==> job 7048 <==
Design kcpsm6, start of the top module:
module kcpsm6 (address, instruction, bram_enable, in_port, out_port, port_id, write_strobe, k_write_strobe, read_strobe, interrupt, interrupt_ack, sleep, reset, clk) ;
parameter [7:0] 	hwbuild = 8'h00 ;
parameter [11:0] 	interrupt_vector = 12'h3FF ;
parameter integer scratch_pad_memory_size = 64 ;   
output [11:0]	address ;
input	 [17:0]    	instruction ;
output		bram_enable ;
input	 [7:0]	in_port ;
output [7:0]	out_port ;
output [7:0]	port_id ;
output		write_strobe ;
output		k_write_strobe ;
output		read_strobe ;
input			interrupt ;
output		interrupt_ack ;
input			sleep ;
input			reset ;
input			clk ;
wire	[2:1]		t_state_value ;
wire	[2:1]		t_state ;
wire 			run_value ;
wire              run ;
wire  		internal_reset_value ;
wire 			internal_reset ;
wire 			sync_sleep ;
wire 			int_enable_type ;
wire 			interrupt_enable_value ;
wire			interrupt_enable ;
wire			sync_interrupt ;
wire 			active_interrupt_value ;
wire 			active_interrupt ;
wire	[2:0]		arith_logical_sel ;
wire			arith_carry_in ;
wire			arith_carry_value ;
wire			arith_carry ;
wire 	[7:0]		half_arith_logical ;
wire 	[7:0]		logical_carry_mask ;
wire 	[7:0]		carry_arith_logical ;
wire 	[7:0]		arith_logical_value ;
wire 	[7:0]		arith_logical_result ;
wire 	[7:0]		shift_rotate_value ;
wire 	[7:0]		shift_rotate_result ;
wire			shift_in_bit ;
wire 	[7:0]		alu_result ;
wire 	[1:0]		alu_mux_sel_value ;
wire 	[1:0]		alu_mux_sel ;
wire			strobe_type ;
wire 			write_strobe_value ;
wire 			k_write_strobe_value ;
wire			read_strobe_value ;
wire			flag_enable_type ;
wire			flag_enable_value ;
wire			flag_enable ; 
wire			lower_parity ;
wire			lower_parity_sel ;
wire			carry_lower_parity ;
wire 			upper_parity ;
wire			parity ;
wire			shift_carry_value ;
wire			shift_carry ;
wire			carry_flag_value ;
wire			carry_flag ;
wire 			use_zero_flag_value ;
wire			use_zero_flag ;
wire 			drive_carry_in_zero ;
wire          	carry_in_zero ;
wire             	lower_zero ;
wire         	lower_zero_sel ;
wire       		carry_lower_zero ;
wire           	middle_zero ;
wire        	middle_zero_sel ;
wire      		carry_middle_zero ;
wire         	upper_zero_sel ;
wire        	zero_flag_value ;
wire              zero_flag ;
wire       		spm_enable_value ;
wire             	spm_enable ;
wire 	[7:0]		spm_ram_data ;
  ...
clock: 4.37 ns
lec_check: 0
abc_area: 0
cap_margin: 30
core_margin: 2
core_utilization: 72
cts_cluster_diameter: 369
cts_cluster_size: 15
gpl_timing_driven: 1
place_density_lb_addon: 0.0
setup_slack_margin: 0.55
slew_margin: 20
run.sh (not shown) runs the stock make flow with config.mk's settings and CLKGATE_MAP_FILE=.
==> job 8502: changes against job 7048 <==
- ABC_AREA: 0 -> default
- CAP_MARGIN: 30 -> 5
- CELL_PAD_IN_SITES_DETAIL_PLACEMENT: default -> 1
- CELL_PAD_IN_SITES_GLOBAL_PLACEMENT: default -> 2
- CORE_ASPECT_RATIO: default -> 1.15
- CORE_MARGIN: 2 -> 4
- CORE_UTILIZATION: 72 -> 40
- CTS_CLUSTER_DIAMETER: 369 -> default
- CTS_CLUSTER_SIZE: 15 -> 19
- GPL_TIMING_DRIVEN: 1 -> 0
- HOLD_SLACK_MARGIN: default -> 0.03
- MIN_ROUTING_LAYER: default -> met2
- PLACE_DENSITY_LB_ADDON: 0.0 -> 0.1
- SETUP_SLACK_MARGIN: 0.55 -> default
- SLEW_MARGIN: 20 -> 0
- TNS_END_PERCENT: default -> 25
==> flow/constraint.sdc (replaced) <==
create_clock -name core_clock -period 9.0 [get_ports {clk}]
set_input_delay 1.8000 -clock core_clock [delete_from_list [all_inputs] [get_ports {clk}]]
set_output_delay 1.8000 -clock core_clock [all_outputs]
set_load 0.01 [all_outputs]
==> summary of the runs <==
- Job 8502 completed and failed the layout checks on capacitance limit, slew limit, setup timing. Job 7048 finished clean.
- In job 7048 the sequential power is larger than in job 8502, by about 110%.
- Between job 8502 and job 7048, the lower non-clock buffer count is in job 8502 (gap 353).
- Between job 7048 and job 8502, the lower final area is in job 8502 (gap about 3.6%, measured against job 8502).
- Clock skew: job 8502 is higher than job 7048 (0.011 ns).
- Against job 8502, the sequential share of layout area of job 7048 is lower by 2.2 points.
- In flip-flop count, job 8502 and job 7048 do not differ.
- Of job 8502 and job 7048, job 7048 has the higher clock power (gap 29%, measured against job 7048).
==> figures <==
                                                                         job 7048                                     job 8502
Setup Viol. Count Final                                                         0                                           65
Clock transition at path regs                                             0.07 ns                                      0.06 ns
Cells resized by post-CTS repair                                              237                                            3
Mi-comb count                                                                1584                                         1582
Arrival time reported for the critical path endpoint                      4.69 ns                                      9.72 ns
Number of buffer and inverter stages on the critical path                       8                                            5
Count of max-cap constraint violations                                          0                                            2
Combinational share of power                                                12.1%                                         9.3%
Tapcell count                                                                1040                                         1850
Endpoint required time on the critical path                               4.93 ns                                      9.41 ns
Slowest-stage cell, CP                                     sky130_fd_sc_hd__or4_4                      sky130_fd_sc_hd__nor3_2
Slowest Stage Delay on Critical Path                                      0.53 ns                                      1.20 ns
Net count, final                                                             3854                                         3545
Result of the run                                        timing/DRC/antenna clean                              failed layout checks
Reasons for failing layout checks                                               -  capacitance limit, slew limit, setup timing
Final Skew                                                              0.0252 ns                                    0.0360 ns
Cells on worst reg2reg path                                                    15                                           11
Power is estimated from default activity; no workload was simulated.
